==> flow/design.v <==
`timescale 1ns / 1ps
module sensory_neuron( clk, rst, d, th, start, y);
	input clk, rst, start;
	input [6:0] d, th;
	output reg y;
	reg [1:0] state, nextstate;
	reg [6:0] dReg, dNext;
	reg yHold;
	always@(posedge clk)
		if (rst)
		begin
			state <= 2'b00;
			dReg <= 7'b0;
			yHold <= 1'b0;
		end
		else
		begin
			state <= nextstate;
			dReg <= dNext;
			yHold <= y;
		end
	always@(*)
	begin
		dNext = dReg;
		y = yHold;
		case (state)
			2'b00: 
				begin
				dNext = 7'b0;
				nextstate = (start)? 2'b01: 2'b00;
				y = 1'b0;
				end
			2'b01:
				begin 
				dNext = d;
				nextstate = 2'b10;
				y = 1'b0;
				end
			2'b10:
				if( dReg == th)
					nextstate = 2'b11;
				else
					nextstate = 2'b00;
			2'b11:
				begin
				y = 1'b1;
				nextstate = 2'b00;
				end
		endcase
	end
endmodule 
`timescale 1ns / 1ps
module direction_ganglion(clk, rst, distance, start, dir, colrcode, flat);
	input clk, rst, start, dir;
	input [99:0] distance;
	output reg colrcode;
	output reg [6:0] flat;
	localparam [25:0] WAIT_LIMIT = 26'd7;
	reg [3:0] state, nextstate;
	reg [25:0] cnt, cntNext;
	reg [6:0] ascnt, ascntNext, dscnt, dscntNext; 
	reg [99:0] dReg, dRegNext, prevReg, prevRegNext;
	reg colrHold;
	reg [6:0] flatHold;
	always @(posedge clk)
	if (rst)
	begin
		state <= 4'b0000;
		cnt <= 26'b0;
		ascnt <= 7'b0;
		dscnt <= 7'b0;
		dReg <= 100'b0;
		prevReg <= 100'b0;
		colrHold <= 1'b0;
		flatHold <= 7'b0;
	end
	else
	begin
		colrHold <= colrcode;
		flatHold <= flat;
		state <= nextstate;
		cnt <= cntNext;
		ascnt <= ascntNext;
		dscnt <= dscntNext;
		dReg <= dRegNext;
		prevReg <= prevRegNext;
	end
	always @(*)
	begin
		cntNext = cnt;
		ascntNext = ascnt;
		dscntNext = dscnt;
		dRegNext = dReg;
		prevRegNext = prevReg;
		colrcode = colrHold;
		flat = flatHold;
		case(state)
			4'b0000:
			begin
				cntNext = 26'b0;
				ascntNext = 7'b0;
				dscntNext = 7'b0;
				dRegNext = 100'b0;
				prevRegNext = 100'b0;
				nextstate= (start)? 4'b0001:4'b0000; 
			end
			4'b0001:
			begin
				dRegNext = distance;
				nextstate = 4'b0010;
			end
			4'b0010:
			begin
				cntNext = cnt + 1;
				if(cnt < WAIT_LIMIT)
					nextstate = 4'b0010;
				else
					nextstate = 4'b0011;
			end
			4'b0011:
			begin
				prevRegNext = dReg;
				dRegNext = distance;
				cntNext = 26'b0;
				nextstate = 4'b0100;
			end
			4'b0100:
			begin
				if	(prevReg > dReg)
					nextstate = 4'b0101;
				else if (prevReg < dReg)
					nextstate = 4'b0110;
				else
					nextstate = 4'b0010;
			end
			4'b0101:
			begin
				dscntNext = dscnt + 1;
				nextstate = (start)? 4'b0010:4'b0111;
			end
			4'b0110:
			begin
				ascntNext = ascnt + 1;
				nextstate = (start)? 4'b0010:4'b0111;
			end
			4'b0111:
				nextstate = (dir)? 4'b1000:4'b1001;
			4'b1000:
			begin
				flat = ascnt;
				colrcode = 1'b1;
				nextstate = 4'b0000;
			end
			4'b1001:
			begin
				flat = dscnt;
				colrcode = 1'b0;
				nextstate = 4'b0000;
			end
			default: 
			begin
				nextstate = 4'b0000;
				cntNext = 26'b0;
				ascntNext = 7'b0;
				dscntNext = 7'b0;
				dRegNext = 100'b0;
				prevRegNext = 100'b0;
				flat = 7'b0;
				colrcode = 1'b0;
			end
		endcase
	end
endmodule
`timescale 1ns / 1ps
module inter_neuron(clk, rst, flat, th, mode, shape_code, wAddr, wE);
	input clk, rst, mode;
	input [6:0] th, flat;
	output reg wE;
	output reg [11:0] shape_code;
	output reg [4:0] wAddr;
	reg [4:0] state, nextstate, wAddrNext;
	reg [6:0] fReg, fRegNext;
	reg [11:0] shape_codeNext;
	reg wEHold;
	always @(posedge clk)
	if (rst)
	begin
		state <= 5'b00000;
		fReg <= 7'b0;
		wAddr <= 5'b0;
		shape_code <= 12'b0;
		wEHold <= 1'b0;
	end
	else
	begin
		wEHold <= wE;
		state <= nextstate;
		fReg <= fRegNext;
		wAddr <= wAddrNext;
		shape_code <= shape_codeNext;
	end
	always @(*)
	begin
		fRegNext = fReg;
		wAddrNext = wAddr;
		shape_codeNext = shape_code;
		wE = wEHold;
		case(state)
		5'b00000:
		begin
			fRegNext = 7'b0;
			nextstate = (mode)? 5'b00000:5'b00001;
			wE = 1'b0;
		end
		5'b00001:
		begin
			fRegNext = flat;
			nextstate = 5'b00010;
			wE = 1'b0;
		end
		5'b00010:
			if (fReg == th)
				nextstate = 5'b00011;
			else
				nextstate = 5'b00000;
		5'b00011:
			case(th)
				7'b1100100: nextstate = 5'b00100;
				7'b1011111: nextstate = 5'b00101;
				7'b1011010: nextstate = 5'b00110;
				7'b1010101: nextstate = 5'b00111;
				7'b1010000: nextstate = 5'b01000;
				7'b1001011: nextstate = 5'b01001;
				7'b1000110: nextstate = 5'b01010;
				7'b1000001: nextstate = 5'b01011;
				7'b0111100: nextstate = 5'b01100;
				7'b0110111: nextstate = 5'b01101;
				7'b0110010: nextstate = 5'b01110;
				7'b0101101: nextstate = 5'b01111;
				7'b0101000: nextstate = 5'b10000;
				7'b0100011: nextstate = 5'b10001;
				7'b0011110: nextstate = 5'b10010;
				7'b0011001: nextstate = 5'b10011;
				7'b0010100: nextstate = 5'b10100;
				7'b0001111: nextstate = 5'b10101;
				7'b0001010: nextstate = 5'b10110;
				7'b0000101: nextstate = 5'b10111;
				default: nextstate = 5'b00011;
			endcase
		5'b00100:
		begin
			shape_codeNext = {fReg, 5'b00000};
			wAddrNext = 5'b00000;
			wE = 1'b1;
			nextstate = 5'b00011;
		end
		5'b00101:
		begin
			shape_codeNext = {fReg, 5'b00001};
			wAddrNext = 5'b00001;
			wE = 1'b1;
			nextstate = 5'b00011;
		end
		5'b00110:
		begin
			shape_codeNext = {fReg, 5'b00010};
			wAddrNext = 5'b00010;
			wE = 1'b1;
			nextstate = 5'b00011;
		end
		5'b00111:
		begin
			shape_codeNext = {fReg, 5'b00011};
			wAddrNext = 5'b00011;
			wE = 1'b1;
			nextstate = 5'b00011;
		end
		5'b01000:
		begin
			shape_codeNext = {fReg, 5'b00100};
			wAddrNext = 5'b00100;
			wE = 1'b1;
			nextstate = 5'b00011;
		end
		5'b01001:
		begin
			shape_codeNext = {fReg, 5'b00101};
			wAddrNext = 5'b00101;
			wE = 1'b1;
			nextstate = 5'b00011;
		end
		5'b01010:
		begin
			shape_codeNext = {fReg, 5'b00110};
			wAddrNext = 5'b00110;
			wE = 1'b1;
			nextstate = 5'b00011;
		end
		5'b01011:
		begin
			shape_codeNext = {fReg, 5'b00111};
			wAddrNext = 5'b00111;
			wE = 1'b1;
			nextstate = 5'b00011;
		end
		5'b01100:
		begin
			shape_codeNext = {fReg, 5'b01000};
			wAddrNext = 5'b01000;
			wE = 1'b1;
			nextstate = 5'b00011;
		end
		5'b01101:
		begin
			shape_codeNext = {fReg, 5'b01001};
			wAddrNext = 5'b01001;
			wE = 1'b1;
			nextstate = 5'b00011;
		end
		5'b01110:
		begin
			shape_codeNext = {fReg, 5'b01010};
			wAddrNext = 5'b01010;
			wE = 1'b1;
			nextstate = 5'b00011;
		end
		5'b01111:
		begin
			shape_codeNext = {fReg, 5'b01011};
			wAddrNext = 5'b01011;
			wE = 1'b1;
			nextstate = 5'b00011;
		end
		5'b10000:
		begin
			shape_codeNext = {fReg, 5'b01100};
			wAddrNext = 5'b01100;
			wE = 1'b1;
			nextstate = 5'b00011;
		end
		5'b10001:
		begin
			shape_codeNext = {fReg, 5'b01101};
			wAddrNext = 5'b01101;
			wE = 1'b1;
			nextstate = 5'b00011;
		end
		5'b10010:
		begin
			shape_codeNext = {fReg, 5'b01110};
			wAddrNext = 5'b01110;
			wE = 1'b1;
			nextstate = 5'b00011;
		end
		5'b10011:
		begin
			shape_codeNext = {fReg, 5'b01111};
			wAddrNext = 5'b01111;
			wE = 1'b1;
			nextstate = 5'b00011;
		end
		5'b10100:
		begin
			shape_codeNext = {fReg, 5'b10000};
			wAddrNext = 5'b10000;
			wE = 1'b1;
			nextstate = 5'b00011;
		end
		5'b10101:
		begin
			shape_codeNext = {fReg, 5'b10001};
			wAddrNext = 5'b10001;
			wE = 1'b1;
			nextstate = 5'b00011;
		end
		5'b10110:
		begin
			shape_codeNext = {fReg, 5'b10010};
			wAddrNext = 5'b10010;
			wE = 1'b1;
			nextstate = 5'b00011;
		end
		5'b10111:
		begin
			shape_codeNext = {fReg, 5'b10011};
			wAddrNext = 5'b10011;
			wE = 1'b1;
			nextstate = 5'b00011;
		end
		default: 
		begin
			nextstate = 5'b00000;
			shape_codeNext = shape_code;
			wAddrNext = wAddr;
			wE = 1'b0;
			fRegNext = fReg;
		end
	endcase
	end
endmodule
`timescale 1ns / 1ps
module memory_neuron(clk, rst, WE1, WE2, WE3, WE4, WE5, 
							WE6, WE7, WE8, WE9, WE10, WE11, 
							WE12, WE13, WE14, WE15, WE16, WE17, 
							WE18, WE19, WE20, wAddr1, wAddr2, wAddr3, 
							wAddr4, wAddr5, wAddr6, wAddr7, wAddr8, 
							wAddr9, wAddr10, wAddr11, wAddr12, wAddr13, 
							wAddr14, wAddr15, wAddr16, wAddr17, wAddr18, 
							wAddr19, wAddr20, wData1, wData2, wData3, wData4, 
							wData5, wData6, wData7, wData8, wData9, wData10, 
							wData11, wData12, wData13, wData14, wData15, wData16, 
							wData17, wData18, wData19, wData20, rAddr1, rAddr2, 
							rData1, rData2);
	input clk, rst, WE1, WE2, WE3, WE4, WE5, 
			WE6, WE7, WE8, WE9, WE10, WE11, 
			WE12, WE13, WE14, WE15, WE16, WE17, 
			WE18, WE19, WE20;
	input [4:0] wAddr1, wAddr2, wAddr3, wAddr4, wAddr5, 
					wAddr6, wAddr7, wAddr8, wAddr9, wAddr10, 
					wAddr11, wAddr12, wAddr13, wAddr14, wAddr15, 
					wAddr16, wAddr17, wAddr18, wAddr19, wAddr20, 
					rAddr1, rAddr2;
	input [11:0] wData1, wData2, wData3, wData4, wData5, wData6, 
					 wData7, wData8, wData9, wData10, wData11, wData12, 
					 wData13, wData14, wData15, wData16, wData17, wData18, 
					 wData19, wData20;
	output [11:0] rData1, rData2;
	reg [11:0] mem[31:0];
	integer i;
	always@(posedge clk)
		if(rst)
			for (i = 0; i < 32; i = i + 1)
				mem[i] <= 12'b0;
		else if(WE1)
			mem[wAddr1] <= wData1;
		else if(WE2)
			mem[wAddr2] <= wData2;
		else if(WE3)
			mem[wAddr3] <= wData3;
		else if(WE4)
			mem[wAddr4] <= wData4;
		else if(WE5)
			mem[wAddr5] <= wData5;
		else if(WE6)
			mem[wAddr6] <= wData6;
		else if(WE7)
			mem[wAddr7] <= wData7;
		else if(WE8)
			mem[wAddr8] <= wData8;
		else if(WE9)
			mem[wAddr9] <= wData9;
		else if(WE10)
			mem[wAddr10] <= wData10;
		else if(WE11)
			mem[wAddr11] <= wData11;
		else if(WE12)
			mem[wAddr12] <= wData12;
		else if(WE13)
			mem[wAddr13] <= wData13;
		else if(WE14)
			mem[wAddr14] <= wData14;
		else if(WE15)
			mem[wAddr15] <= wData15;
		else if(WE16)
			mem[wAddr16] <= wData16;
		else if(WE17)
			mem[wAddr17] <= wData17;
		else if(WE18)
			mem[wAddr18] <= wData18;
		else if(WE19)
			mem[wAddr19] <= wData19;
		else if(WE20)
			mem[wAddr20] <= wData20;
		else 
			mem[wAddr20 + 1] <= wData1;
	assign rData1 = mem[rAddr1];
	assign rData2 = mem[rAddr2];
endmodule
`timescale 1ns / 1ps
module intelligent_stimuli_comparison_unit(clk, rst, E, asc, dsc, mode, read1, read2, colr1, colr2, colr, oe, dot_m, r_Addr1, r_Addr2);
	input clk, rst, E, mode, colr1, colr2;
	input [6:0] asc, dsc;
	input [11:0] read1, read2;
	output reg colr, oe;
	output reg [4:0] dot_m, r_Addr1, r_Addr2;
	reg [4:0] state, nextstate,  r_Addr1Next,  r_Addr2Next;
	reg [7:0] ascReg, ascRegNext, dscReg, dscRegNext, 
				 remReg1, remReg1Next, remReg2, remReg2Next;
	reg [27:0] cnt, cntNext;
	reg colrHold, oeHold;
	reg [4:0] dot_mHold;
	localparam [27:0] HOLD_LIMIT = 28'd5;
	always @(posedge clk)
	if (rst)
	begin
		state <= 5'b00000;
		ascReg <= 8'b0;
		dscReg <= 8'b0;
		remReg1 <= 8'b0;
		remReg2 <= 8'b0;
		cnt <= 28'b0;
		r_Addr1 <= 5'b0;
		r_Addr2 <= 5'b0;
		colrHold <= 1'b0;
		oeHold <= 1'b0;
		dot_mHold <= 5'b0;
	end
	else
	begin
		colrHold <= colr;
		oeHold <= oe;
		dot_mHold <= dot_m;
		state <= nextstate;
		ascReg <= ascRegNext;
		dscReg <= dscRegNext;
		remReg1 <= remReg1Next;
		remReg2 <= remReg2Next;
		cnt <= cntNext;
		r_Addr1 <= r_Addr1Next;
		r_Addr2 <= r_Addr2Next;
	end
	always @(*)
	begin
		nextstate = state;
		ascRegNext = ascReg;
		dscRegNext = dscReg;
		remReg1Next = remReg1;
		remReg2Next = remReg2;
		cntNext = cnt;
		r_Addr1Next = r_Addr1;
		r_Addr2Next = r_Addr2;
		colr = colrHold;
		oe = oeHold;
		dot_m = dot_mHold;
		case(state)
			5'b00000:
			begin
				ascRegNext = 8'b0;
				dscRegNext = 8'b0;
				cntNext = 28'b0;
				remReg1Next = 8'b0;
				remReg2Next = 8'b0;
				nextstate = (mode)? 5'b00001: 5'b00000;
			end
			5'b00001:
			begin
				ascRegNext = {1'b0, asc[6:0]};  
				dscRegNext = {1'b0, dsc[6:0]};
				nextstate = (E)? 5'b00010:5'b00011;
			end
			5'b00010:
			begin
				r_Addr1Next = 5'b0;
				r_Addr2Next = 5'b0;
				nextstate = 5'b00100;
			end
			5'b00011:
			begin
				r_Addr1Next = 5'b10100;
				r_Addr2Next = 5'b10100;
				nextstate = 5'b10001;
			end
			5'b00100:
			begin
				remReg1Next = ascReg - {1'b0, read1[11:5]};
				remReg2Next = dscReg - {1'b0, read2[11:5]};
				if ( !(r_Addr1 < 5'b10100) && !(r_Addr2 < 5'b10100))
					nextstate = 5'b00000;
				else if ( !(r_Addr1 < 5'b10100) && (r_Addr2 < 5'b10100))
					nextstate = 5'b01011;
				else if (r_Addr1 < 5'b10100)
					nextstate = 5'b00101;
				else
				 nextstate = 5'b00100;
			end
			5'b00101:
			if (remReg1[7] == 1)
				nextstate = 5'b00110;
			else if (remReg1 == 8'b00000000)
				nextstate = 5'b01000;
			else if (remReg1 > 8'b00000000)
				nextstate = 5'b01001;
			else
				nextstate = 5'b00101;
			5'b00110:
			begin
				r_Addr1Next = r_Addr1 + 1;
				nextstate = 5'b00111;
			end
			5'b00111:
			if (r_Addr1 < 5'b10100)
				nextstate = 5'b00101;
			else if (!(r_Addr1 < 5'b10100))
				nextstate = 5'b01011;
			else
				nextstate = 5'b00111;
			5'b01000:
			begin
				colr = colr1;
				dot_m = read1[4:0];
				cntNext = cnt + 1;
				oe = 1'b1;
				if (cnt < HOLD_LIMIT)
					nextstate = 5'b01000;
				else if (!(cnt < HOLD_LIMIT))
					nextstate = 5'b01010;
			end
			5'b01001:
			begin
				ascRegNext = remReg1;
				nextstate = 5'b00010;
			end
			5'b01010:
			begin
				oe = 1'b0;
				cntNext = 28'b0;
				if (r_Addr1 < 5'b10100)
					nextstate = 5'b00101;
				else if (!(r_Addr1 < 5'b10100))
					nextstate = 5'b01011;
				else 
					nextstate = 5'b01010;
			end
			5'b01011:
			if (remReg2[7] == 1)
				nextstate = 5'b01100;
			else if (remReg2 == 8'b00000000)
				nextstate = 5'b01110;
			else if (remReg2 > 8'b00000000)
				nextstate = 5'b01111;
			else
				nextstate = 5'b01011;
			5'b01100:
			begin
				r_Addr2Next = r_Addr2 + 1;
				nextstate = 5'b01101;
			end
			5'b01101:
			if (r_Addr2 < 5'b10100)
				nextstate = 5'b01011;
			else if (!(r_Addr2 < 5'b10100))
				nextstate = 5'b00000;
			else
				nextstate = 5'b01101;
			5'b01110:
			begin
				colr = colr2;
				dot_m = read2[4:0];
				cntNext = cnt + 1;
				oe = 1'b1;
				if (cnt < HOLD_LIMIT)
					nextstate = 5'b01110;
				else if (!(cnt < HOLD_LIMIT))
					nextstate = 5'b10000;
				else
					nextstate = 5'b01110;
			end
			5'b01111:
			begin
				dscRegNext = remReg2;
				r_Addr2Next = 5'b00000;
				nextstate = 5'b00100;
			end
			5'b10000:
			begin
				oe = 1'b0;
				cntNext = 28'b0;
				if (r_Addr2 < 5'b10100)
					nextstate = 5'b01011;
				else if (!(r_Addr2 < 5'b10100))
					nextstate = 5'b00000;
				else
					nextstate = 5'b10000;
			end
			5'b10001:
			begin
				remReg1Next = ascReg - {1'b0, read1[11:5]};
				remReg2Next = dscReg - {1'b0, read2[11:5]};
				cntNext = 28'b0;
				oe = 1'b0;
				if ((r_Addr1 == 5'b00000) && (r_Addr2 == 5'b00000))
					nextstate = 5'b00000;
				else if ((r_Addr1 == 5'b00000) && !(r_Addr2 == 5'b00000))
					nextstate = 5'b10110;
				else if ( !(r_Addr1 == 5'b00000))
					nextstate = 5'b10010;
				else
					nextstate = 5'b10001;
			end
			5'b10010:
			if (remReg1[7] > 8'b00000000)
				nextstate = 5'b10100;
			else if (remReg1 == 8'b00000000)
				nextstate = 5'b10011;
			else
				nextstate = 5'b10010;
			5'b10011:
			begin
				colr = colr1;
				dot_m = read1[4:0];
				oe = 1'b1;
				cntNext = cnt + 1;
				if (cnt < HOLD_LIMIT)
					nextstate = 5'b10011;
				else if (!(cnt < HOLD_LIMIT))
					nextstate = 5'b10110;
				else
					nextstate = 5'b10011;
			end
			5'b10100:
			begin
				colr = colr1;
				dot_m = read1[4:0];
				oe = 1'b1;
				r_Addr1Next = r_Addr1 - 1;
				ascRegNext = remReg1;
				nextstate = 5'b10101;
			end
			5'b10101:
			begin
				cntNext = cnt + 1;
				if (cnt < HOLD_LIMIT)
					nextstate = 5'b10101;
				else if ( !(cnt < HOLD_LIMIT) && r_Addr1 != 8'b00000000)
					nextstate = 5'b10001;
				else if ( cnt < HOLD_LIMIT && r_Addr1 == 8'b00000000)
					nextstate = 5'b10110;
			end
			5'b10110:
			begin
				cntNext = 28'b0;
				oe = 1'b0;
				if (remReg2 == 8'b00000000)
					nextstate = 5'b11000;
				else if (remReg2 > 8'b00000000)
					nextstate = 5'b10111;
				else 
					nextstate = 5'b10110;
			end
			5'b10111:
			begin
				colr = colr2;
				dot_m = read2[4:0];
				oe = 1'b1;
				r_Addr2Next = r_Addr2 - 1;
				dscRegNext = remReg2;
				nextstate = 5'b10101;
			end
			5'b11000:
			begin
				colr = colr2;
				dot_m = read2[4:0];
				oe = 1'b1;
				cntNext = cnt + 1;
				if (cnt < HOLD_LIMIT)
					nextstate = 5'b11000;
				else if (!(cnt < HOLD_LIMIT))
					nextstate = 5'b00000;
				else
					nextstate = 5'b11000;
			end
			5'b11001:
			begin
				cntNext = cnt + 1;
				if (cnt < HOLD_LIMIT)
					nextstate = 5'b11001;
				else if ( !(cnt < HOLD_LIMIT) && r_Addr2 == 8'b00000000)
					nextstate = 5'b00000;
				else if ( !(cnt < HOLD_LIMIT) && r_Addr2 != 8'b00000000)
					nextstate = 5'b10110;
				else
					nextstate = 5'b11001;
			end
			default:
			begin
				ascRegNext = 8'b0;
				dscRegNext = 8'b0;
				cntNext = 28'b0;
				remReg1Next = 8'b0;
				remReg2Next = 8'b0;
				r_Addr1Next = 5'b0;
				r_Addr2Next = 5'b0;
				colr = 1'b0;
				dot_m = 5'b0;
				oe = 1'b0;
			end
		endcase
	end
endmodule
`timescale 1ns / 1ps
module brain_m(clk, rst, distance, mode, start, E, color, OE, shape);
	input clk, rst, mode, start, E;
	input [6:0] distance;
	output color, OE;
	output [4:0] shape;
	wire [99:0] W1;
	wire W2, W3, W8, W13, W14, 
		  W15, W16, W17, W18, W19, 
		  W20, W21, W22, W23, W24, 
		  W25, W26, W27, W28, W29, 
		  W30, W31;
	wire [6:0] W4, W5;
	wire [11:0] W6, W51, W52, W53, 
					W54, W55, W56, W57, 
					W58, W59, W60, W61, 
					W62, W63, W64, W65, 
					W66, W67, W68, W69, 
					W11, W12;
	wire [4:0] W7, W32, W33, W34, W35, 
				  W36, W37, W38, W39, W40, 
				  W41, W42, W43, W44, W45, 
				  W46, W47, W48, W49, W50, 
				  W9, W10;
	sensory_neuron s1(clk, rst, distance, 7'b0000010, start, W1[0]);
	sensory_neuron s2(clk, rst, distance, 7'b0000011, start, W1[1]);
	sensory_neuron s3(clk, rst, distance, 7'b0000100, start, W1[2]);
	sensory_neuron s4(clk, rst, distance, 7'b0000101, start, W1[3]);
	sensory_neuron s5(clk, rst, distance, 7'b0000110, start, W1[4]);
	sensory_neuron s6(clk, rst, distance, 7'b0000111, start, W1[5]);
	sensory_neuron s7(clk, rst, distance, 7'b0001000, start, W1[6]);
	sensory_neuron s8(clk, rst, distance, 7'b0001001, start, W1[7]);
	sensory_neuron s9(clk, rst, distance, 7'b0001010, start, W1[8]);
	sensory_neuron s10(clk, rst, distance, 7'b0001011, start, W1[9]);
	sensory_neuron s11(clk, rst, distance, 7'b0001100, start, W1[10]);
	sensory_neuron s12(clk, rst, distance, 7'b0001101, start, W1[11]);
	sensory_neuron s13(clk, rst, distance, 7'b0001110, start, W1[12]);
	sensory_neuron s14(clk, rst, distance, 7'b0001111, start, W1[13]);
	sensory_neuron s15(clk, rst, distance, 7'b0010000, start, W1[14]);
	sensory_neuron s16(clk, rst, distance, 7'b0010001, start, W1[15]);
	sensory_neuron s17(clk, rst, distance, 7'b0010010, start, W1[16]);
	sensory_neuron s18(clk, rst, distance, 7'b0010011, start, W1[17]);
	sensory_neuron s19(clk, rst, distance, 7'b0010100, start, W1[18]);
	sensory_neuron s20(clk, rst, distance, 7'b0010101, start, W1[19]);
	sensory_neuron s21(clk, rst, distance, 7'b0010110, start, W1[20]);
	sensory_neuron s22(clk, rst, distance, 7'b0010111, start, W1[21]);
	sensory_neuron s23(clk, rst, distance, 7'b0011000, start, W1[22]);
	sensory_neuron s24(clk, rst, distance, 7'b0011001, start, W1[23]);
	sensory_neuron s25(clk, rst, distance, 7'b0011010, start, W1[24]);
	sensory_neuron s26(clk, rst, distance, 7'b0011011, start, W1[25]);
	sensory_neuron s27(clk, rst, distance, 7'b0011100, start, W1[26]);
	sensory_neuron s28(clk, rst, distance, 7'b0011101, start, W1[27]);
	sensory_neuron s29(clk, rst, distance, 7'b0011110, start, W1[28]);
	sensory_neuron s30(clk, rst, distance, 7'b0011111, start, W1[29]);
	sensory_neuron s31(clk, rst, distance, 7'b0100000, start, W1[30]);
	sensory_neuron s32(clk, rst, distance, 7'b0100001, start, W1[31]);
	sensory_neuron s33(clk, rst, distance, 7'b0100010, start, W1[32]);
	sensory_neuron s34(clk, rst, distance, 7'b0100011, start, W1[33]);
	sensory_neuron s35(clk, rst, distance, 7'b0100100, start, W1[34]);
	sensory_neuron s36(clk, rst, distance, 7'b0100101, start, W1[35]);
	sensory_neuron s37(clk, rst, distance, 7'b0100110, start, W1[36]);
	sensory_neuron s38(clk, rst, distance, 7'b0100111, start, W1[37]);
	sensory_neuron s39(clk, rst, distance, 7'b0101000, start, W1[38]);
	sensory_neuron s40(clk, rst, distance, 7'b0101001, start, W1[39]);
	sensory_neuron s41(clk, rst, distance, 7'b0101010, start, W1[40]);
	sensory_neuron s42(clk, rst, distance, 7'b0101011, start, W1[41]);
	sensory_neuron s43(clk, rst, distance, 7'b0101100, start, W1[42]);
	sensory_neuron s44(clk, rst, distance, 7'b0101101, start, W1[43]);
	sensory_neuron s45(clk, rst, distance, 7'b0101110, start, W1[44]);
	sensory_neuron s46(clk, rst, distance, 7'b0101111, start, W1[45]);
	sensory_neuron s47(clk, rst, distance, 7'b0110000, start, W1[46]);
	sensory_neuron s48(clk, rst, distance, 7'b0110001, start, W1[47]);
	sensory_neuron s49(clk, rst, distance, 7'b0110010, start, W1[48]);
	sensory_neuron s50(clk, rst, distance, 7'b0110011, start, W1[49]);
	sensory_neuron s51(clk, rst, distance, 7'b0110100, start, W1[50]);
	sensory_neuron s52(clk, rst, distance, 7'b0110101, start, W1[51]);
	sensory_neuron s53(clk, rst, distance, 7'b0110110, start, W1[52]);
	sensory_neuron s54(clk, rst, distance, 7'b0110111, start, W1[53]);
	sensory_neuron s55(clk, rst, distance, 7'b0111000, start, W1[54]);
	sensory_neuron s56(clk, rst, distance, 7'b0111001, start, W1[55]);
	sensory_neuron s57(clk, rst, distance, 7'b0111010, start, W1[56]);
	sensory_neuron s58(clk, rst, distance, 7'b0111011, start, W1[57]);
	sensory_neuron s59(clk, rst, distance, 7'b0111100, start, W1[58]);
	sensory_neuron s60(clk, rst, distance, 7'b0111101, start, W1[59]);
	sensory_neuron s61(clk, rst, distance, 7'b0111110, start, W1[60]);
	sensory_neuron s62(clk, rst, distance, 7'b0111111, start, W1[61]);
	sensory_neuron s63(clk, rst, distance, 7'b1000000, start, W1[62]);
	sensory_neuron s64(clk, rst, distance, 7'b1000001, start, W1[63]);
	sensory_neuron s65(clk, rst, distance, 7'b1000010, start, W1[64]);
	sensory_neuron s66(clk, rst, distance, 7'b1000011, start, W1[65]);
	sensory_neuron s67(clk, rst, distance, 7'b1000100, start, W1[66]);
	sensory_neuron s68(clk, rst, distance, 7'b1000101, start, W1[67]);
	sensory_neuron s69(clk, rst, distance, 7'b1000110, start, W1[68]);
	sensory_neuron s70(clk, rst, distance, 7'b1000111, start, W1[69]);
	sensory_neuron s71(clk, rst, distance, 7'b1001000, start, W1[70]);
	sensory_neuron s72(clk, rst, distance, 7'b1001001, start, W1[71]);
	sensory_neuron s73(clk, rst, distance, 7'b1001010, start, W1[72]);
	sensory_neuron s74(clk, rst, distance, 7'b1001011, start, W1[73]);
	sensory_neuron s75(clk, rst, distance, 7'b1001100, start, W1[74]);
	sensory_neuron s76(clk, rst, distance, 7'b1001101, start, W1[75]);
	sensory_neuron s77(clk, rst, distance, 7'b1001110, start, W1[76]);
	sensory_neuron s78(clk, rst, distance, 7'b1001111, start, W1[77]);
	sensory_neuron s79(clk, rst, distance, 7'b1010000, start, W1[78]);
	sensory_neuron s80(clk, rst, distance, 7'b1010001, start, W1[79]);
	sensory_neuron s81(clk, rst, distance, 7'b1010010, start, W1[80]);
	sensory_neuron s82(clk, rst, distance, 7'b1010011, start, W1[81]);
	sensory_neuron s83(clk, rst, distance, 7'b1010100, start, W1[82]);
	sensory_neuron s84(clk, rst, distance, 7'b1010101, start, W1[83]);
	sensory_neuron s85(clk, rst, distance, 7'b1010110, start, W1[84]);
	sensory_neuron s86(clk, rst, distance, 7'b1010111, start, W1[85]);
	sensory_neuron s87(clk, rst, distance, 7'b1011000, start, W1[86]);
	sensory_neuron s88(clk, rst, distance, 7'b1011001, start, W1[87]);
	sensory_neuron s89(clk, rst, distance, 7'b1011010, start, W1[88]);
	sensory_neuron s90(clk, rst, distance, 7'b1011011, start, W1[89]);
	sensory_neuron s91(clk, rst, distance, 7'b1011100, start, W1[90]);
	sensory_neuron s92(clk, rst, distance, 7'b1011101, start, W1[91]);
	sensory_neuron s93(clk, rst, distance, 7'b1011110, start, W1[92]);
	sensory_neuron s94(clk, rst, distance, 7'b1011111, start, W1[93]);
	sensory_neuron s95(clk, rst, distance, 7'b1100000, start, W1[94]);
	sensory_neuron s96(clk, rst, distance, 7'b1100001, start, W1[95]);
	sensory_neuron s97(clk, rst, distance, 7'b1100010, start, W1[96]);
	sensory_neuron s98(clk, rst, distance, 7'b1100011, start, W1[97]);
	sensory_neuron s99(clk, rst, distance, 7'b1100100, start, W1[98]);
	sensory_neuron s100(clk, rst, distance, 7'b1100101, start, W1[99]);
	direction_ganglion d1(clk, rst, W1, start, 1'b1, W2, W4);
	direction_ganglion d2(clk, rst, W1, start, 1'b0, W3, W5);
	inter_neuron in1(clk, rst, W5, 7'b1100100, mode, W6, W7, W8);
	inter_neuron in2(clk, rst, W5, 7'b1011111, mode, W51, W32, W13);
	inter_neuron in3(clk, rst, W5, 7'b1011010, mode, W52, W33, W14);
	inter_neuron in4(clk, rst, W5, 7'b1010101, mode, W53, W34, W15);
	inter_neuron in5(clk, rst, W5, 7'b1010000, mode, W54, W35, W16);
	inter_neuron in6(clk, rst, W5, 7'b1001011, mode, W55, W36, W17);
	inter_neuron in7(clk, rst, W5, 7'b1000110, mode, W56, W37, W18);
	inter_neuron in8(clk, rst, W5, 7'b1000001, mode, W57, W38, W19);
	inter_neuron in9(clk, rst, W5, 7'b0111100, mode, W58, W39, W20);
	inter_neuron in10(clk, rst, W5, 7'b0110111, mode, W59, W40, W21);
	inter_neuron in11(clk, rst, W5, 7'b0110010, mode, W60, W41, W22);
	inter_neuron in12(clk, rst, W5, 7'b0101101, mode, W61, W42, W23);
	inter_neuron in13(clk, rst, W5, 7'b0101000, mode, W62, W43, W24);
	inter_neuron in14(clk, rst, W5, 7'b0100011, mode, W63, W44, W25);
	inter_neuron in15(clk, rst, W5, 7'b0011110, mode, W64, W45, W26);
	inter_neuron in16(clk, rst, W5, 7'b0011001, mode, W65, W46, W27);
	inter_neuron in17(clk, rst, W5, 7'b0010100, mode, W66, W47, W28);
	inter_neuron in18(clk, rst, W5, 7'b0001111, mode, W67, W48, W29);
	inter_neuron in19(clk, rst, W5, 7'b0001010, mode, W68, W49, W30);
	inter_neuron in20(clk, rst, W5, 7'b0000101, mode, W69, W50, W31);
	memory_neuron m(clk, rst, W8, W13, W14, W15, W16, W17, W18, W19, 
						W20, W21, W22, W23, W24, W25, W26, W27, W28, 
						W29, W30, W31, W7, W32, W33, W34, W35, W36, 
						W37, W38, W39, W40, W41, W42, W43, W44, W45, 
						W46, W47, W48, W49, W50, W6, W51, W52, W53, 
						W54, W55, W56, W57, W58, W59, W60, W61, W62, 
						W63, W64, W65, W66, W67, W68, W69, W9, W10, 
						W11, W12);
	intelligent_stimuli_comparison_unit iscu(clk, rst, E, W4, W5, mode, W11, W12, W2, W3, color, OE, shape, W9, W10);
endmodule
==> flow/run.sh <==
#!/bin/bash
# the make line also repeats each setting of config.mk as NAME=value (left out here)
make -C /OpenROAD-flow-scripts/flow DESIGN_CONFIG=/design/flow/config.mk WORK_HOME=/design/flow/orfs CLKGATE_MAP_FILE= finish
==> flow/config.mk <==
export PLATFORM = sky130hd
export DESIGN_NAME = brain_m
export DESIGN_NICKNAME = brain_m
export VERILOG_FILES = /design/flow/design.v
export SDC_FILE = /design/flow/constraint.sdc
export NUM_CORES = 4
export LEC_CHECK = 0
export ABC_AREA = 0
export CAP_MARGIN = 20
export CELL_PAD_IN_SITES_GLOBAL_PLACEMENT = 0
export CORE_MARGIN = 2
export CORE_UTILIZATION = 72
export CTS_CLUSTER_DIAMETER = 397
export HOLD_SLACK_MARGIN = 0.3
export PLACE_DENSITY_LB_ADDON = 0.08
export SETUP_SLACK_MARGIN = 1.3
export SLEW_MARGIN = 25
==> flow/constraint.sdc <==
create_clock -name core_clock -period 5.26 [get_ports {clk}]
set_input_delay 1.0520 -clock core_clock [delete_from_list [all_inputs] [get_ports {clk}]]
set_output_delay 1.0520 -clock core_clock [all_outputs]
set_load 0.01 [all_outputs]
==> CHANGELOG.md, run 1 <==
## Flow update

- Critical Path RT: around 4.2 ns
- Switching pwr: 10.2 mW
- Via-to-Cell Ratio: a little under 7
- Clock Path Buffers: 4
- Top area cell types: dfxtp_1 42%, edfxtp_1 11%, a21oi_1 6.9%, mux4_2 5.1%, nor2_1 4.2%
- M3 GR Usage: 0.0889
- Final Hold Viols: 0
- Setup Viol. Count Final: 0
- Cells after DPL: about 12000
- Highest clock rate: 220 MHz
- Total gr overflow: 0
- Maximum VDD drop: 0.371 mV
- Crit path DAT: between 3 and 4 ns
- Grt met2 use: 0.625
- Comb area: roughly 0.047 mm²
- LEAKAGE: 42.5 nW
- Worst Path Class, Setup: reg2out
- Fillers: roughly 8800
- R2R depth: 18
- Final cell count without fillers: between 10000 and 15000
- Worst Hold Launch: s72.state[0]$_DFF_P_
- DRT Pass-1 Iters: 10
- OpenROAD warnings: around 59
- Cts hold-fix bufs: 0
- Delay-heaviest family, CP: multiplexers
- FFs w/ async S/R, synth: 0
- Status: complete, no violations
- Worst slew pin tran: between 1 and 1.5 ns
- CTS H-tree depth: 5
- 1st-iter DRT viols: roughly 11000
- Clock latency on the worst-skew pair: 0.93 ns
- Tot GR Track Use: 0.385
- Synth Flop Type: dfxtp_1
- EDFF count, synth: between 300 and 400
- Most numerous cell in the Yosys netlist: dfxtp_1
- Storage cell area: ~0.056 mm²
- Largest net degree at the start of global routing: roughly 230
- Rows: roughly 140
- CTS tree: done
- Leading area contributor after synthesis: dfxtp_1
- R2R Setup Slk: about 0.91 ns
- Post-Syn Area: between 0.1 and 0.15 mm²
- Setup TNS: 0 ns
- Worst Hold Path EP: s72.state[2]$_DFF_P_
- Commonest cells in the netlist: 2232 x dfxtp_1, 1467 x a21oi_1, 1189 x nor2_1
- Most frequent CP cell: mux4_2
- Yosys cell types: between 90 and 100
- Simple-Gate Area Share: 0.169
- Yosys cell count: 10900
- Worst setup EP type: primary output
- First-pass GRT wire length: roughly 460 mm
- Top logic family: simple AND/OR/NAND/NOR gates
- P_int: ~33 mW
- Die Size: approximately 0.15 mm²
- YS warnings: 5
- Cycle use final: 0.864
- DRC Markers: 0
- End of the worst register-to-register path: iscu.remReg1[7]$_SDFFE_PP0N_
- Critical Path End: shape[2]
- Comb pwr share: 0.062
- Unrepaired setup endpoints after global routing: yes
- Pre-Place Util: 0.727
- Area Overhead vs Synth: 10.7%
- Top power group: sequential cells
- Net Sw Frac: 0.236
- Hold-critical path depth: 1
- Initial antenna violation count: 22
- GPL Wtd Cong: roughly 0.98
- Critical path depth: 7
- Routed Antenna Nets: 0
- Final Critical Period: 4.54 ns
- Hold crit path type: reg2reg
- HPWL after detailed placement: between 150 and 200 mm
- #FFs+latches synth: roughly 2600
- Crit path largest cell delay: roughly 0.6 ns
- Worst Skew: 0.0728 ns
- TritonCTS Buffers: between 200 and 300
- Rel. slew slack: 0.132
- Adder Area Share: 0.0274
- Max stage delay cell, worst path: mux4_2
- Clk pin slew, worst setup/hold paths: 0.07 ns
- Post-synthesis compound-gate area fraction: 0.156
- Power in sequential cells: 21.5 mW
- Clock sinks: 2616
- Flop pwr share: 0.498
- Final wirelength: ~300 mm
- Post-layout nets: between 10000 and 15000
- GRT busiest layer: met2
- Post-Synth XOR/XNOR Area: 0.00651
- Crit path max fanout: 5
- Core Area: 0.146 mm²
- Crit path cell chain: buf_4 -> buf_16 -> mux4_2 -> mux4_2 -> mux2i_4 -> o221ai_4 -> buf_6
- Vert. Die Dim: ~390 µm
- Max cap viols: 0
- Post-synthesis cell count: ~11000
- Nature of the critical path startpoint: register
- Clock group share of total power: 0.440
- Clk. pwr: approximately 19 mW
- Avg Cell Area, Syn: approximately 10 µm²
- YS chip area: between 0.1 and 0.15 mm²
- Die width: ~390 µm
- CP bufs+invs: 3
- Comb. pwr: about 2.7 mW
- Via count: roughly 87000
- I/O Buffers: 18
- GRT met1 Usage: 0.474
- Multiplexer share: 0.0678
- Fin. max-slew vios: 0
- Vias in the first global route: ~83000
- Ports: 19
- Synth Seq Share: 0.529
- CTS root buffer: clkbuf_16
- WL/cell: between 20 and 25 µm
- Dominant cell area share: 0.421
- Power per Cell Area: ~370 mW/mm²
[what timing repair did]
item | CTS | global route
cloned | 8 | 3
setup endpoints to repair | 133 | 183
pin swaps | 7 | 23
hold endpoints to repair | 0 | 0
resized | 78 | 98
setup buffers | 29 | 42
[routing by layer]
layer	part of all wire	vias to the layer above
li1	-	38400
met1	0.36	41300
met2	0.46	5426
met3	0.11	1626
met4	0.070	22
met5	0.0011	-
[stage by stage]
stage	hold WS (ns)	setup WS (ns)	utilization	area [µm²]	power (mW)
4_1_cts	0.433	0.923	0.798	117000	43.0
3_5_place_dp	0.431	0.498	0.733	107000	24.3
2_1_floorplan	0.419	1.32	-	107000	23.5
3_3_place_gp	0.423	0.546	0.733	107000	24.2
5_1_grt	0.447	0.732	0.804	117000	44.3
6_report	0.438	0.717	0.804	118000	43.3
[final cells by class]
cell class,count,share of cell area
diodes,14,0.000298
clock buffers,396,0.0679
clock inverters,62,0.00589
inverters,299,0.00957
multi-input cells,7292,0.398
flip-flops and latches,2616,0.479
well taps,1917,0.0204
repair buffers,196,0.0197
==> run 2: changes to the inputs <==
- ABC_AREA: 0 -> default
- CAP_MARGIN: 20 -> 30
- CELL_PAD_IN_SITES_GLOBAL_PLACEMENT: 0 -> default
- CORE_UTILIZATION: 72 -> 40
- CTS_CLUSTER_DIAMETER: 397 -> default
- HOLD_SLACK_MARGIN: 0.3 -> default
- PLACE_DENSITY_LB_ADDON: 0.08 -> default
- SETUP_SLACK_MARGIN: 1.3 -> default
- SLEW_MARGIN: 25 -> 20
- clock period: 5.26 -> 9.77 ns (I/O delays scaled with it)
==> CHANGELOG.md, run 2 <==
## Flow update

- Status: complete, no violations
- Dominant cell area share: 0.421 (unchanged)
- Routed Antenna Nets: 0 (unchanged)
- HPWL after detailed placement: 175 mm (+2.7%)
- Hold crit path type: reg2reg
- Final Critical Period: 6.66 ns
- First-pass GRT wire length: 441 mm (-4.4%)
- Crit path max fanout: 38 (+33)
- CTS tree: done
- GPL Wtd Cong: 0.898 (-8.3%)
- Post-synthesis cell count: 10900 (unchanged)
- Worst slew pin tran: 1.03 ns (-0.266 ns)
- Leading area contributor after synthesis: dfxtp_1
- Largest net degree at the start of global routing: 199 (-12%)
- CTS root buffer: clkbuf_16
- LEAKAGE: 42.3 nW (-0.50%)
- Crit path DAT: 4.71 ns (+1.22 ns)
- WL/cell: 19.5 µm (-19%)
- Net Sw Frac: 0.231 (-0.00523)
- Max cap viols: 0 (unchanged)
- Final wirelength: 280 mm (-9.2%)
- Via count: 80900 (-6.8%)
- Vias in the first global route: 78700 (-5.0%)
- Comb. pwr: 1.37 mW (-49%)
- Power in sequential cells: 11.5 mW (-47%)
- Hold-critical path depth: 1 (unchanged)
- Clock group share of total power: 0.465 (+0.025)
- Flop pwr share: 0.478 (-0.020)
- Delay-heaviest family, CP: buffers and inverters
- Area Overhead vs Synth: 11.9%
- Top area cell types: dfxtp_1 42%, edfxtp_1 11%, a21oi_1 6.9%, mux4_2 5.1%, nor2_1 4.2%
- Commonest cells in the netlist: 2232 x dfxtp_1, 1467 x a21oi_1, 1189 x nor2_1
- Worst setup EP type: primary output
- TritonCTS Buffers: 297 (+8.4%)
- Clk. pwr: 11.2 mW (-41%)
- Initial antenna violation count: 5 (-77%)
- Worst Path Class, Setup: reg2out
- Comb pwr share: 0.057 (-0.005)
- Avg Cell Area, Syn: 9.73 µm² (unchanged)
- Power, Total: 24.1 mW (-44%)
- Most frequent CP cell: mux4_2
- #FFs+latches synth: 2616 (unchanged)
- Pre-Place Util: 0.401 (-0.326)
- Critical Path End: shape[0]
- Cts hold-fix bufs: 0 (unchanged)
- Fillers: 24400 (+180%)
- Ports: 19 (unchanged)
- YS warnings: 5 (unchanged)
- Highest clock rate: around 150 MHz
- Fin. max-slew vios: 0 (unchanged)
- Clock sinks: 2616 (unchanged)
- Worst Hold Path EP: s14.state[2]$_DFF_P_
- Die Size: 0.270 mm² (+79%)
- Via-to-Cell Ratio: 5.63 (-17%)
- Adder Area Share: 0.0274 (unchanged)
- Vert. Die Dim: 519 µm (+34%)
- CP bufs+invs: 2 (-1)
- EDFF count, synth: 384 (unchanged)
- Post-Synth XOR/XNOR Area: 0.00651 (unchanged)
- Total gr overflow: 0 (unchanged)
- Clock latency on the worst-skew pair: 0.96 ns (+0.03 ns)
- Worst Hold Launch: s14.state[0]$_DFF_P_
- Critical Path RT: 7.82 ns (+3.61 ns)
- R2R depth: 9 (-9)
- YS chip area: 0.106 mm² (unchanged)
- Rows: 189 (+35%)
- 1st-iter DRT viols: 7064 (-35%)
- DRC Markers: 0 (unchanged)
- Core Area: 0.265 mm² (+81%)
- Final Hold Viols: 0 (unchanged)
- R2R Setup Slk: 4.11 ns (+3.20 ns)
- Worst Skew: 0.0883 ns (+0.0155 ns)
- OpenROAD warnings: 37 (-37%)
- I/O Buffers: 18 (unchanged)
- Yosys cell types: 92 (unchanged)
- Tot GR Track Use: 0.201 (-0.184)
- Max stage delay cell, worst path: dfxtp_4
- Synth Seq Share: 0.529 (unchanged)
- Post-CTS repair timing setup buffer count: 0 (-100%)
- Die width: 519 µm (+34%)
- Cycle use final: 0.682 (-0.182)
- Crit path largest cell delay: 0.85 ns (+0.24 ns)
- P_int: 18.5 mW (-44%)
- Critical path depth: 6 (-1)
- End of the worst register-to-register path: m.mem[6][0]$_SDFFCE_PN0P_
- Switching pwr: 5.58 mW (-45%)
- Multiplexer share: 0.0678 (unchanged)
- Post-Syn Area: 0.106 mm² (unchanged)
- Clock Path Buffers: 4 (unchanged)
- Maximum VDD drop: 0.203 mV (-45%)
- Post-layout nets: 10900 (-0.52%)
- Setup TNS: 0 ns (unchanged)
- Synth Flop Type: dfxtp_1
- Crit path cell chain: buf_4 -> mux4_2 -> mux4_2 -> mux2i_1 -> o221ai_1 -> clkdlybuf4s50_1
- Most numerous cell in the Yosys netlist: dfxtp_1
- Top logic family: simple AND/OR/NAND/NOR gates
- DRT Pass-1 Iters: 6 (-4)
- Power per Cell Area: 203 mW/mm² (-45%)
- Unrepaired setup endpoints after global routing: no
- Yosys cell count: 10900 (unchanged)
- Final core occ: 0.449 (-0.355)
- Setup Viol. Count Final: 0 (unchanged)
- Nature of the critical path startpoint: register
- Simple-Gate Area Share: 0.169 (unchanged)
- Top power group: sequential cells
- FFs w/ async S/R, synth: 0 (unchanged)
- Rel. slew slack: 0.301 (+0.169)
- CTS H-tree depth: 5 (unchanged)
- Post_cts resized: 0 (-100%)
- Clk pin slew, worst setup/hold paths: 0.06 ns (about the same)
- Post-synthesis compound-gate area fraction: 0.156 (unchanged)
- Worst R2R Start: in1.state[2]$_DFF_P_
## run 2: cell type report
cell class / count / area, µm² / share of cell area
antenna: 3 / 7.51 / 0.0000631
clock buffer: 397 / 8340 / 0.0702
clock inverter: 107 / 1450 / 0.0122
inverter: 299 / 1120 / 0.00944
multi-input combinational: 7292 / 46200 / 0.389
sequential: 2616 / 56200 / 0.473
tap: 3533 / 4420 / 0.0372
timing repair buffer: 116 / 1080 / 0.00907
## run 2: metal layers
layer / wire, µm / track usage / up-vias
met5: 12 / 0 / -
met4: 8750 / 0.0685 / 2
met3: 17000 / 0.0316 / 566
met2: 132000 / 0.330 / 2515
met1: 123000 / 0.268 / 39500
li1: - / - / 38300
## run 2: through the flow
stage	instance area (µm²)	instances	hold slack, ns	setup WS [ns]
final	119000	14400	0.381	3.11
after global routing	119000	14400	0.394	2.75
after CTS	119000	14400	0.376	2.93
after detailed placement	109000	13900	0.429	2.82
after global placement	109000	13800	0.426	2.83
after floorplan	107000	11100	0.419	5.06
==> run 3: changes to the inputs <==
- CAP_MARGIN: 30 -> 20
- CELL_PAD_IN_SITES_GLOBAL_PLACEMENT: default -> 0
- CORE_UTILIZATION: 40 -> 72
- CTS_CLUSTER_DIAMETER: default -> 54
- HOLD_SLACK_MARGIN: default -> 0.28
- SETUP_SLACK_MARGIN: default -> 1.3
- SLEW_MARGIN: 20 -> 25
- clock period: 9.77 -> 4.97 ns (I/O delays scaled with it)
==> CHANGELOG.md, run 3 <==
## Flow update

- Via-to-Cell Ratio: 6.63 (+18%)
- Delay-heaviest family, CP: multiplexers
- Yosys cell types: 92 (unchanged)
- Clock latency on the worst-skew pair: 0.92 ns (-0.04 ns)
- TritonCTS Buffers: 275 (-7.4%)
- Clk. pwr: 20.0 mW (+79%)
- Setup TNS: 0 ns (unchanged)
- Initial antenna violation count: 6 (+1)
- Crit path largest cell delay: 0.61 ns (-0.24 ns)
- Cycle use final: 0.872 (+0.190)
- P_int: 34.9 mW (+88%)
- GPL Wtd Cong: 1.01 (+13%)
- Final Critical Period: around 4.3 ns
- Worst setup EP type: primary output
- Hold-critical path depth: 2 (+1)
- Clock group share of total power: 0.439 (-0.026)
- Top area cell types: dfxtp_1 42%, edfxtp_1 11%, a21oi_1 6.9%, mux4_2 5.1%, nor2_1 4.2%
- Vert. Die Dim: 388 µm (-25%)
- Multiplexer share: 0.0678 (unchanged)
- LEAKAGE: 42.6 nW (+0.76%)
- Crit path max fanout: 5 (-87%)
- Yosys cell count: 10900 (unchanged)
- DP Worst Slack: 0.281 ns (-2.54 ns)
- R2R depth: 23 (+14)
- Final Hold Viols: 0 (unchanged)
- HPWL after detailed placement: 175 mm (-0.24%)
- Worst Skew: 0.0655 ns (-0.0228 ns)
- Core Area: 0.146 mm² (-45%)
- Rows: 140 (-26%)
- Most numerous cell in the Yosys netlist: dfxtp_1
- Post-Syn Area: 0.106 mm² (unchanged)
- Cts hold-fix bufs: 0 (unchanged)
- Rel. slew slack: 0.230 (-0.0706)
- CTS H-tree depth: 5 (unchanged)
- Fin. max-slew vios: 0 (unchanged)
- First-pass GRT wire length: 456 mm (+3.3%)
- Post-synthesis compound-gate area fraction: 0.156 (unchanged)
- WL/cell: 23.0 µm (+18%)
- Leading area contributor after synthesis: dfxtp_1
- Clock Path Buffers: 4 (unchanged)
- Final wirelength: 295 mm (+5.3%)
- EDFF count, synth: 384 (unchanged)
- Synth Seq Share: 0.529 (unchanged)
- Final worst slack: 0.638 ns (-2.47 ns)
- Adder Area Share: 0.0274 (unchanged)
- Comb pwr share: 0.061 (+0.004)
- Comb. pwr: 2.77 mW (+100%)
- Max cap viols: 0 (unchanged)
- Vias in the first global route: 82000 (+4.2%)
- Pre-Place Util: 0.727 (+0.326)
- R2R Setup Slk: 0.85 ns (-3.26 ns)
- #FFs+latches synth: 2616 (unchanged)
- Worst Hold Launch: rst
- Routed Antenna Nets: 0 (unchanged)
- Top power group: sequential cells
- Critical Path End: shape[3]
- CP bufs+invs: 4 (+2)
- DRC Markers: 0 (unchanged)
- Worst slew pin tran: 1.16 ns (+0.120 ns)
- Setup Viol. Count Final: 0 (unchanged)
- CTS tree: done
- Via count: 84800 (+4.9%)
- Commonest cells in the netlist: 2232 x dfxtp_1, 1467 x a21oi_1, 1189 x nor2_1
- Die width: 388 µm (-25%)
- I/O Buffers: 18 (unchanged)
- Status: complete, no violations
- Most frequent CP cell: mux4_2
- Power in sequential cells: 22.8 mW (+98%)
- Nature of the critical path startpoint: register
- Top logic family: simple AND/OR/NAND/NOR gates
- Dominant cell area share: 0.421 (unchanged)
- Clock sinks: 2616 (unchanged)
- Worst Hold Path EP: s35.state[3]$_DFF_P_
- Max stage delay cell, worst path: mux4_2
- Post-Synth XOR/XNOR Area: 0.00651 (unchanged)
- Total gr overflow: 0 (unchanged)
- Largest net degree at the start of global routing: 232 (+17%)
- Die Size: 0.151 mm² (-44%)
- Avg Cell Area, Syn: 9.73 µm² (unchanged)
- Clk pin slew, worst setup/hold paths: 0.06 ns (about the same)
- FFs w/ async S/R, synth: 0 (unchanged)
- Switching pwr: 10.6 mW (+91%)
- Highest clock rate: 231 MHz
- Worst hold margin: 0.401 ns (+0.0193 ns)
- YS chip area: 0.106 mm² (unchanged)
- Power per Cell Area: 388 mW/mm² (+91%)
- CTS root buffer: clkbuf_16
- Post-synthesis cell count: 10900 (unchanged)
- Critical Path RT: 3.98 ns (-3.84 ns)
- End of the worst register-to-register path: iscu.remReg1[6]$_SDFFE_PP0N_
- Worst Path Class, Setup: reg2out
- Post-layout nets: 10900 (+0.73%)
- Crit path cell chain: buf_12 -> buf_16 -> buf_8 -> mux4_2 -> mux4_2 -> mux2i_2 -> o221ai_2 -> buf_2
- Area Overhead vs Synth: 10.7%
- Simple-Gate Area Share: 0.169 (unchanged)
- Flop pwr share: 0.500 (+0.022)
- Ports: 19 (unchanged)
- 1st-iter DRT viols: 9031 (+28%)
- Tot GR Track Use: 0.380 (+0.179)
- Crit path DAT: 3.34 ns (-1.37 ns)
- Maximum VDD drop: 0.409 mV (+100%)
- Critical path depth: 8 (+2)
- Unrepaired setup endpoints after global routing: yes
- OpenROAD warnings: 58 (+57%)
- Net Sw Frac: 0.233 (+0.00227)
- YS warnings: 5 (unchanged)
- DRT Pass-1 Iters: 6 (unchanged)
- Synth Flop Type: dfxtp_1
- Hold crit path type: in2reg
## run 3: cell type report
type / instances / area (µm²)
fill: 9102 / 28500
multi-input combinational: 7294 / 46600
inverter: 299 / 1120
sequential: 2616 / 56300
timing repair buffer: 215 / 2460
tap: 1917 / 2400
antenna: 6 / 15.0
clock buffer: 385 / 7920
clock inverter: 73 / 785
## run 3: per-stage QoR
stage	cells	util	instance area, µm²	power (mW)
after detailed placement	12300	0.735	107000	25.8
after global routing	12800	0.805	118000	46.8
after floorplan	11100	-	107000	24.9
final	12800	0.805	118000	45.6
after CTS	12800	0.803	117000	45.5
after global placement	12300	0.735	107000	25.6
## run 3: what timing repair did
| action | 4_1_cts | 5_1_grt |
|---|---|---|
| resized | 111 | 47 |
| pin swaps | 17 | 16 |
| buffers inserted | 60 | 14 |
| gates cloned | 11 | 2 |
| endpoints found under the setup margin | 210 | 176 |
| hold endpoints to repair | 0 | 0 |
## run 3: per-layer routing
metal | vias to the layer above | wire [µm] | GRT usage
met1 | 40800 | 110000 | 0.463
li1 | 38400 | - | -
met3 | 1239 | 26600 | 0.0830
met2 | 4415 | 140000 | 0.625
met5 | - | 133 | 0.00478
met4 | 10 | 18900 | 0.221
==> run 4: changes to the inputs <==
- ABC_AREA: default -> 1
- CELL_PAD_IN_SITES_DETAIL_PLACEMENT: default -> 2
- CELL_PAD_IN_SITES_GLOBAL_PLACEMENT: 0 -> 3
- CORE_MARGIN: 2 -> 3
- CORE_UTILIZATION: 72 -> 55
- CTS_CLUSTER_DIAMETER: 54 -> 184
- GPL_ROUTABILITY_DRIVEN: default -> 0
- GPL_TIMING_DRIVEN: default -> 0
- HOLD_SLACK_MARGIN: 0.28 -> default
- MAX_ROUTING_LAYER: default -> met4
- MIN_ROUTING_LAYER: default -> met2
- SETUP_SLACK_MARGIN: 1.3 -> 0.06
- TNS_END_PERCENT: default -> 10
- clock period: 4.97 -> 4.41 ns (I/O delays scaled with it)
==> CHANGELOG.md, run 4 <==
### Changed

- Yosys cell types: 74 (-20%)
- YS chip area: 0.107 mm² (+1.0%)
- Synth Seq Share: 0.524 (-0.00535)
- Log Error: [ERROR GPL-0301] Utilization 125.077 % exceeds 100%.
- Die Size: 0.200 mm² (+33%)
- Synth Flop Type: dfxtp_1
- Vert. Die Dim: 448 µm (+15%)
- Commonest cells in the netlist: 2232 x dfxtp_1, 1979 x nor2_1, 1714 x o21ai_0
- Post-synthesis compound-gate area fraction: 0.186 (+0.0302)
- Post-Syn Area: 0.107 mm² (+1.0%)
- Yosys cell count: 13200 (+21%)
- Multiplexer share: 0.0000933 (-0.0677)
- Core Area: 0.193 mm² (+32%)
- Die width: 448 µm (+15%)
- #FFs+latches synth: 2616 (unchanged)
- Simple-Gate Area Share: 0.185 (+0.0152)
- Top area cell types: dfxtp_1 42%, edfxtp_1 11%, o21ai_0 8.0%, nor2_1 6.9%, a21oi_1 5.4%
- Status: aborted with a tool error
- Post-synthesis cell count: 13200 (+21%)
- Most numerous cell in the Yosys netlist: dfxtp_1
- Top logic family: AND-OR/OR-AND gates
- Post-Synth XOR/XNOR Area: 0.00114 (-0.00537)
- Avg Cell Area, Syn: 8.14 µm² (-16%)
- Adder Area Share: 0.0271 (-0.000277)
- FFs w/ async S/R, synth: 0 (unchanged)
- YS warnings: 5 (unchanged)
- Dominant cell area share: 0.416 (-0.00425)
- Rows: 161 (+15%)
- Pre-Place Util: 0.555 (-0.172)
- Last stage: global placement without I/O
- Leading area contributor after synthesis: dfxtp_1
- EDFF count, synth: 384 (unchanged)
==> run 5: changes to the inputs <==
- ABC_AREA: 1 -> default
- CAP_MARGIN: 20 -> 15
- CELL_PAD_IN_SITES_DETAIL_PLACEMENT: 2 -> default
- CELL_PAD_IN_SITES_GLOBAL_PLACEMENT: 3 -> default
- CORE_MARGIN: 3 -> 2
- CORE_UTILIZATION: 55 -> 72
- CTS_CLUSTER_DIAMETER: 184 -> 363
- CTS_CLUSTER_SIZE: default -> 25
- GPL_ROUTABILITY_DRIVEN: 0 -> default
- GPL_TIMING_DRIVEN: 0 -> default
- MAX_ROUTING_LAYER: met4 -> default
- MIN_ROUTING_LAYER: met2 -> default
- PLACE_DENSITY_LB_ADDON: default -> 0.0
- SETUP_SLACK_MARGIN: 0.06 -> -0.2
- SLEW_MARGIN: 25 -> 20
- TNS_END_PERCENT: 10 -> default
- clock period: 4.41 -> 3.77 ns (I/O delays scaled with it)
==> CHANGELOG.md, run 5 <==
## Flow update

- P_int: ~36 mW
- Top logic family: simple AND/OR/NAND/NOR gates
- Worst Skew: slightly below 0.04 ns
- Hold crit path type: in2reg
- DR top layer: met5
- YS chip area: 0.106 mm² (-1.0%)
- Final Hold Viols: 0
- Met1 WL: between 100 and 150 mm
- Area Overhead vs Synth: 5.95%
- Final core occ: 0.770
- Max stage delay cell, worst path: mux4_2
- Pre-Place Util: 0.727 (+0.172)
- Worst Hold Path EP: s68.dReg[3]$_SDFFE_PP0P_
- Crit path DAT: 4.61 ns
- Die width: 388 µm (-13%)
- Commonest cells in the netlist: 2232 x dfxtp_1, 1467 x a21oi_1, 1189 x nor2_1
- Fin. max-slew vios: 0
- LEAKAGE: about 40 nW
- GPL Wtd Cong: roughly 0.96
- Power in sequential cells: 30.0 mW
- Met2 wire len: 131 mm
- Synth Seq Share: 0.529 (+0.00535)
- Worst slew pin tran: around 1.2 ns
- Clock sinks: around 2600
- Comb pwr share: 0.078
- CTS tree: done
- Hold-critical path depth: 3
- Dominant cell area share: 0.421 (+0.00425)
- Via count: roughly 83000
- Post-synthesis compound-gate area fraction: 0.156 (-0.0302)
- TritonCTS Buffers: between 100 and 150
- Flop pwr share: 0.629
- Post-Synth XOR/XNOR Area: 0.00651 (+0.00537)
- Crit path max fanout: 12
- Status: complete, but fails checks
- Post-Syn Area: 0.106 mm² (-1.0%)
- Cts hold-fix bufs: 0
- Final Critical Period: roughly 3.9 ns
- Most numerous cell in the Yosys netlist: dfxtp_1
- Routed Antenna Nets: 0
- Die Size: 0.151 mm² (-25%)
- Initial antenna violation count: 6
- Tot GR Track Use: 0.360
- Nature of the critical path startpoint: register
- Post-DP Area: about 0.11 mm²
- Clock latency on the worst-skew pair: between 0.7 and 0.8 ns
- DRC Markers: 0
- Ports: 19
- Critical path depth: 16
- Setup Viol. Count Final: 9
- Rel. slew slack: 0.224
- Crit path largest cell delay: about 0.52 ns
- Yosys cell count: 10900 (-17%)
- Worst setup EP type: register
- Max cap viols: 0
- First-pass GRT wire length: around 440 mm
- Clk. pwr: between 10 and 15 mW
- Switching pwr: 11.6 mW
- HPWL after detailed placement: roughly 180 mm
- CP bufs+invs: 3
- Leading area contributor after synthesis: dfxtp_1
- Total gr overflow: 0
- Delay-heaviest family, CP: multiplexers
- Multiplexer share: 0.0678 (+0.0677)
- Top power group: sequential cells
- #FFs+latches synth: 2616 (unchanged)
- End of the worst register-to-register path: iscu.remReg1[7]$_SDFFE_PP0N_
- 1st-iter DRT viols: between 8000 and 9000
- Via-to-Cell Ratio: between 6 and 7
- Worst Hold Launch: distance[3]
- R2R Setup Slk: -0.17 ns
- Clock Path Buffers: 3
- Largest net degree at the start of global routing: ~200
- Post-layout nets: roughly 11000
- FFs w/ async S/R, synth: 0 (unchanged)
- Adder Area Share: 0.0274 (+0.000277)
- SO Faults: setup timing
- Core Area: 0.146 mm² (-24%)
- R2R depth: 16
- Worst hold margin: approximately 0.34 ns
- Cycle use final: 1.04
- EDFF count, synth: 384 (unchanged)
- YS warnings: 5 (unchanged)
- Power per Cell Area: between 400 and 500 mW/mm²
- WL/cell: roughly 22 µm
- OpenROAD warnings: approximately 45
- Highest clock rate: about 250 MHz
- Critical Path RT: 4.44 ns
- Clock group share of total power: 0.294
- Net Sw Frac: 0.243
- CTS root buffer: clkbuf_16
- Yosys cell types: 92 (+24%)
- Clk pin slew, worst setup/hold paths: 0.10 ns
- Maximum VDD drop: ~0.39 mV
- DRT Pass-1 Iters: 6
- Vert. Die Dim: 388 µm (-13%)
- Unrepaired setup endpoints after global routing: yes
- I/O Buffers: 18
- Final wirelength: 279 mm
- Final Cell Area: 0.113 mm²
- Top area cell types: dfxtp_1 42%, edfxtp_1 11%, a21oi_1 6.9%, mux4_2 5.1%, nor2_1 4.2%
- Comb. pwr: approximately 3.7 mW
- Final worst slack: -0.165 ns
- CTS H-tree depth: 3
- Crit path cell chain: buf_4 -> buf_4 -> bufbuf_16 -> mux4_2 -> mux4_2 -> mux2_2 -> ha_1 -> nor2b_1 -> o21ai_0 -> a21boi_1 -> o21a_1 -> nor2_1 -> o21bai_1 -> a21oi_1 -> xor2_1 -> a32o_1
- Post-synthesis cell count: 10900 (-17%)
- Simple-Gate Area Share: 0.169 (-0.0152)
- Worst Path Class, Setup: reg2reg
- Metal3 WL: ~25 mm
- Diodes inserted: 0
- DP Worst Slack: around 0.061 ns
- Rows: 140 (-13%)
- Avg Cell Area, Syn: 9.73 µm² (+20%)
- Vias in the first global route: between 70000 and 80000
- Critical Path End: iscu.remReg1[7]$_SDFFE_PP0N_
- Power, Total: about 48 mW
- Synth Flop Type: dfxtp_1
-- run 5: per-layer routing --
metal / global-route usage / vias up
met5: 0 / -
met4: 0.163 / 10
met3: 0.0614 / 851
met2: 0.586 / 3828
met1: 0.473 / 39700
li1: - / 38100
-- run 5: repair_timing --
item | 4_1_cts | 5_1_grt
resized | 42 | 10
endpoints found under the setup margin | 6 | 8
pin swaps | 1 | 2
hold endpoints to repair | 0 | 0
cloned | 5 | 1
buffers inserted | 11 | 14
-- run 5: layout make-up --
| cell class | instances | area, µm² |
|---|---|---|
| flip-flops and latches | 2616 | 56200 |
| multi-input cells | 7292 | 46300 |
| fillers | 9910 | 33600 |
| repair buffers | 323 | 3440 |
| clock buffers | 140 | 2970 |
| well taps | 1917 | 2400 |
| inverters | 299 | 1120 |
| clock inverters | 4 | 37.5 |
-- run 5: per-stage QoR --
stage                     TNS, ns  cells
final                      -0.870  12600
after global placement          0  12400
after global routing        -2.12  12600
after CTS                   -1.23  12600
after floorplan            -0.481  11100
after detailed placement        0  12400
No activity file was given, so power comes from the tool's default toggle rates.
